north:
==> flow/design.v (excerpt) <==
module top(
    input logic clk,         
    input logic rst,         
    output logic RGB_R,      
    output logic RGB_G,      
    output logic RGB_B       
);
make LEC_CHECK=0 CAP_MARGIN=20 CORE_MARGIN=2 CORE_UTILIZATION=72 CTS_CLUSTER_DIAMETER=368 CTS_CLUSTER_SIZE=36 PLACE_DENSITY=0.78 SETUP_SLACK_MARGIN=-0.76 SLEW_MARGIN=20 finish   # period 11.2 ns
run.sh (not shown) runs the stock make flow with config.mk's settings and CLKGATE_MAP_FILE=.
Although north finished all stages, its layout failed final checks on negative setup slack.
diff inputs: north => south
- CTS_CLUSTER_SIZE removed (was 36)
- PLACE_DENSITY changed from 0.78 to 0.35
- SETUP_SLACK_MARGIN removed (was -0.76)
- ABC_AREA newly set to 1
- CTS_CLUSTER_DIAMETER changed from 368 to 398
- the clock period (ns, I/O delays scaled along) changed from 11.2 to 5.07
Notes after the runs:
Tool error DPL-0033 stopped south during 4_1_cts; no final results.
Diff north -> south: number of distinct standard cells referenced by the synthesized netlist lost 47; basic-gate share of the synthesized area counting and, or, nand and nor cells saw an increase; worst setup timing slack at the placement stage dropped 5.12 ns.
Input-level comparison between east and south:
- an added PLACE_DENSITY_LB_ADDON of 0.0
- a deleted PLACE_DENSITY that had been 0.35
- a deleted ABC_AREA that had been 1
- a deleted CTS_CLUSTER_DIAMETER that had been 398
- a change of the clock period (ns, I/O delays scaled along) from 5.07 to 11.0
Findings:
east: all stages done; final checks FAILED (negative setup slack). south did not run to completion, as it errored out during 4_1_cts. The lower fraction of synthesized area in multiplexers came out of south. Between south and east, post-synth area from yosys stat is higher for east, south comes in under that. From south to east the numbers moved as follows: and-or/or-and share of the synthesized area increased 10 points; cell area after synthesis now sits higher; average footprint of a synthesized cell grew by 15%; number of nets in the synthesized netlist went down; count of placed standard cells including taps now sits lower. In east the cell total in the yosys stat output turned out 337 lower than in south.

========
Starting RTL as in the previous note.
==> flow/config.mk <==
export PLATFORM = sky130hd
export DESIGN_NAME = top
export DESIGN_NICKNAME = top
export VERILOG_FILES = /design/flow/design.v
export SDC_FILE = /design/flow/constraint.sdc
export NUM_CORES = 4
export LEC_CHECK = 0
export ABC_AREA = 1
export CAP_MARGIN = 0
export CELL_PAD_IN_SITES_DETAIL_PLACEMENT = 0
export CORE_ASPECT_RATIO = 0.5
export CORE_MARGIN = 2
export CORE_UTILIZATION = 59
export CTS_CLUSTER_DIAMETER = 188
export CTS_CLUSTER_SIZE = 91
export GPL_TIMING_DRIVEN = 0
export MAX_ROUTING_LAYER = met5
export MIN_ROUTING_LAYER = met1
export PLACE_DENSITY = 0.35
export SLEW_MARGIN = 0
export TNS_END_PERCENT = 10
==> flow/constraint.sdc <==
create_clock -name core_clock -period 10.2 [get_ports {clk}]
set_input_delay 2.0400 -clock core_clock [delete_from_list [all_inputs] [get_ports {clk}]]
set_output_delay 2.0400 -clock core_clock [all_outputs]
set_load 0.01 [all_outputs]
The starting point finished but failed the layout checks on setup timing.
==> next run, changes <==
- ABC_AREA: 1 -> 0
- CAP_MARGIN: 0 -> 40
- CELL_PAD_IN_SITES_DETAIL_PLACEMENT: 0 -> 2
- CORE_ASPECT_RATIO: 0.5 -> default
- CORE_UTILIZATION: 59 -> 26
- CTS_CLUSTER_DIAMETER: 188 -> default
- CTS_CLUSTER_SIZE: 91 -> default
- GPL_ROUTABILITY_DRIVEN: default -> 0
- GPL_TIMING_DRIVEN: 0 -> default
- HOLD_SLACK_MARGIN: default -> 0.07
- MIN_ROUTING_LAYER: met1 -> met2
- PLACE_DENSITY: 0.35 -> 0.62
- SETUP_SLACK_MARGIN: default -> -0.95
- SLEW_MARGIN: 0 -> 20
- TNS_END_PERCENT: 10 -> 80
Effect: With this change the flow failed in global routing (GRT-0116). Die area rose by 120%. Synthesized cell count goes down by 12%. Synthesized area rose by 0.65%.
==> next run, changes <==
- ABC_AREA: 0 -> default
- CAP_MARGIN: 40 -> 20
- CELL_PAD_IN_SITES_DETAIL_PLACEMENT: 2 -> default
- CORE_UTILIZATION: 26 -> 40
- GPL_ROUTABILITY_DRIVEN: 0 -> default
- HOLD_SLACK_MARGIN: 0.07 -> default
- MAX_ROUTING_LAYER: met5 -> default
- MIN_ROUTING_LAYER: met2 -> default
- PLACE_DENSITY: 0.62 -> default
- SETUP_SLACK_MARGIN: -0.95 -> default
- TNS_END_PERCENT: 80 -> default
- clock period: 10.2 -> 14.0 ns (I/O delays scaled with it)
With this change the flow finished with timing, DRC and antenna clean; die size went down by 35%; synthesized area does not change; synthesized cell count is unchanged.
==> next run, changes <==
- CORE_UTILIZATION: 40 -> 65
- PLACE_DENSITY: default -> 0.35
- clock period: 14.0 -> 5.07 ns (I/O delays scaled with it)
The new run never finished: it broke off in global routing, error GRT-0232. Synthesized area stays the same. Die area falls by 38%. Synthesized cell count stays the same.

========
## exp/nickel
Starting RTL as in the previous note.
clock: 13.3 ns
lec_check: 0
cap_margin: 20
core_margin: 2
core_utilization: 40
slew_margin: 20
In summary, exp/nickel completed successfully, with a layout that passed the timing, DRC and antenna checks.
Setup changes, exp/nickel to exp/indigo
- SETUP_SLACK_MARGIN newly set to 0.97
- CORE_ASPECT_RATIO newly set to 1.46
Results
exp/indigo: flow completed, timing, DRC and antenna clean. In terms of sequential cell area, exp/nickel and exp/indigo differ only marginally. Static power due to leakage ends up lower on exp/nickel. exp/indigo vs exp/nickel: instance area at placement up. Re number of violations of the max-capacitance limit: no difference whatsoever between exp/indigo and exp/nickel. Summary of exp/indigo over exp/nickel: actual slew at the worst max-slew pin increased 0.052 ns; met3 routing resource usage after global routing increased 0.15 points; die extent in x decreased 17%; relative contribution of sequential cells to total power decreased 2.0 points; fraction of standard cell area that is sequential decreased 0.15 points.
Changes in exp/delta relative to exp/indigo:
- removing CORE_ASPECT_RATIO (formerly 1.46)
- removing SETUP_SLACK_MARGIN (formerly 0.97)
- changing CORE_UTILIZATION from 40 to 29
[summary]
| power | exp/delta vs exp/indigo | worse |
Looking at met1 wire length, exp/delta sits 4100 um above exp/indigo.
There was hardly any difference in sequential power between exp/delta and exp/indigo.
Lower first-pass GRT wire length was reported by exp/delta, not exp/indigo.
| post-synthesis xor/xnor area fraction | exp/delta vs exp/indigo | ≈ equal |
Changes observed in exp/delta relative to exp/indigo: worst hold slack climbed 0.011 ns, combinational group share of total power dropped 0.3 points, number of buffers outside the clock class in the layout dropped 38%.
Relative to exp/delta, the following input files were edited for exp/sierra:
- putting SETUP_SLACK_MARGIN at 2.36 where nothing was set
- swapping 29 for 72 in CORE_UTILIZATION
- putting PLACE_DENSITY at 0.39 where nothing was set
- swapping 13.3 for 10.6 in the clock period (ns, I/O delays scaled along)
Notes after the runs:
- exp/sierra: GRT-0232 in global routing -> run aborted
- | count of instantiated cells in the yosys netlist | exp/sierra vs exp/delta | ≈ equal |
- On post-CTS setup buffer count, the lower figure sits with exp/delta, not exp/sierra.
- [compare] base=exp/delta new=exp/sierra: number of distinct library cells after synthesis now sits at about the same level, pre-CTS worst setup slack down 0.98 ns.
- Compared to exp/delta, exp/sierra was floorplanned on a smaller die.
- Post-placement cell area went up by a little under 10% going from exp/delta to exp/sierra.
- Re port buffer count: no difference whatsoever between exp/delta and exp/sierra.

========
Setup of xenon:
top again, from the RTL that the note above started with.
Settings: LEC_CHECK=0, CAP_MARGIN=20, CORE_ASPECT_RATIO=1.15, CORE_MARGIN=2, CORE_UTILIZATION=58, HOLD_SLACK_MARGIN=0.27, MAX_ROUTING_LAYER=met4, SETUP_SLACK_MARGIN=0.97, SLEW_MARGIN=20, TNS_END_PERCENT=20; clock period 23.7 ns.
Inputs modified between xenon and willow:
Settings: removing CORE_ASPECT_RATIO (formerly 1.15); removing TNS_END_PERCENT (formerly 20); setting ABC_AREA to 1 for the first time; removing SETUP_SLACK_MARGIN (formerly 0.97); removing HOLD_SLACK_MARGIN (formerly 0.27); removing MAX_ROUTING_LAYER (formerly met4); changing CORE_UTILIZATION from 58 to 57; changing the clock period (ns, I/O delays scaled along) from 23.7 to 9.65.
### Flow results
- Although it ran to completion, willow produced a layout that fails the final checks because of setup timing.
- Max critical path depth across xenon and willow: willow
- The higher proportion of power drawn by combinational gates of xenon and willow is in xenon.
- The synthesized netlist cell count in willow is 1.14 times that in xenon.
- Going from xenon to willow, worst hold slack shrinks by 0.0073 ns.
- Side by side, minimum clock period turned out lower in willow than in xenon.
For ember, these inputs were changed with respect to willow:
Settings: an added TNS_END_PERCENT of 10; an added PLACE_DENSITY of 0.4; an added CORE_ASPECT_RATIO of 1.47; an added CTS_CLUSTER_DIAMETER of 397; a change of CORE_UTILIZATION from 57 to 72; an added CTS_CLUSTER_SIZE of 95.
Looking at willow and ember, the simple-gate share of the synthesized area is a wash. ember: aborted in global routing (tool error). Of ember and willow, it is ember that has the lower count of cells resized by post-cts repair. Taking willow as the reference, in ember depth of the CTS H-tree ~0 delta, estimated wirelength of the detail-placed design +2100 um.
For quartz, these inputs were changed with respect to ember:
Settings: removing CTS_CLUSTER_SIZE (formerly 95); changing CORE_UTILIZATION from 72 to 66; removing CORE_ASPECT_RATIO (formerly 1.47); changing PLACE_DENSITY from 0.4 to 0.35; removing TNS_END_PERCENT (formerly 10).
## What came out
What ended ember was a tool error in global routing; the run never finished.
STATUS run=quartz STAGES=ALL_DONE FINAL_CHECKS=FAILED CAUSE=setup timing
quartz vs ember: final weighted congestion in routability-driven placement down by a few percent
Looking only at die width, and setting everything else aside, the higher value of ember and quartz goes to quartz.
On quantity of hold-fixing buffers added after cts, quartz tracks ember almost exactly.
quartz against ember: worst-case setup slack after placement shrank by 0.081 ns; number of cells in the design after placement grew by 1.7%; synthesized chip area reported by yosys held steady; estimated wirelength of the detail-placed design shrank by about 7%; height of the chip shrank by 28 um.
Reported for ember and quartz, post-synthesis cell area turned out identical to the last digit.
Going from ember to quartz, die size grew by a little under 10%.
diff inputs: quartz => tundra
Settings: setting CORE_ASPECT_RATIO to 1.47 for the first time; changing CORE_UTILIZATION from 66 to 69; setting CTS_CLUSTER_SIZE to 95 for the first time.
Notes after the runs:
- tundra did not finish; the tool stopped in global routing with error GRT-0232.
- Taking quartz as the reference, in tundra number of gates resized after cts moved down, number of enable flip-flop cells held, core footprint down 5.2%.
- Sort tundra and quartz by die width, ascending, and tundra comes first.
- When tundra is set beside quartz, its number of buffers inserted by post-CTS setup repair turns out to be 9.1% larger.
For violet, these inputs were changed with respect to tundra:
Settings: CORE_UTILIZATION now 72, was 69; CORE_ASPECT_RATIO now 0.5, was 1.47; PLACE_DENSITY now 0.4, was 0.35; HOLD_SLACK_MARGIN now 0.28, previously not set; TNS_END_PERCENT now 10, previously not set.
--- outcome ---
violet did not finish: a tool error stopped it during global routing. Die span in x (violet over tundra): increase, 66%. The detailed placement HPWL in violet sits about 7% above the value recorded for tundra. The final reports for violet and tundra show area after detailed placement higher in the former.
Power figures rest on the tool's default switching activity, not on a simulated workload.
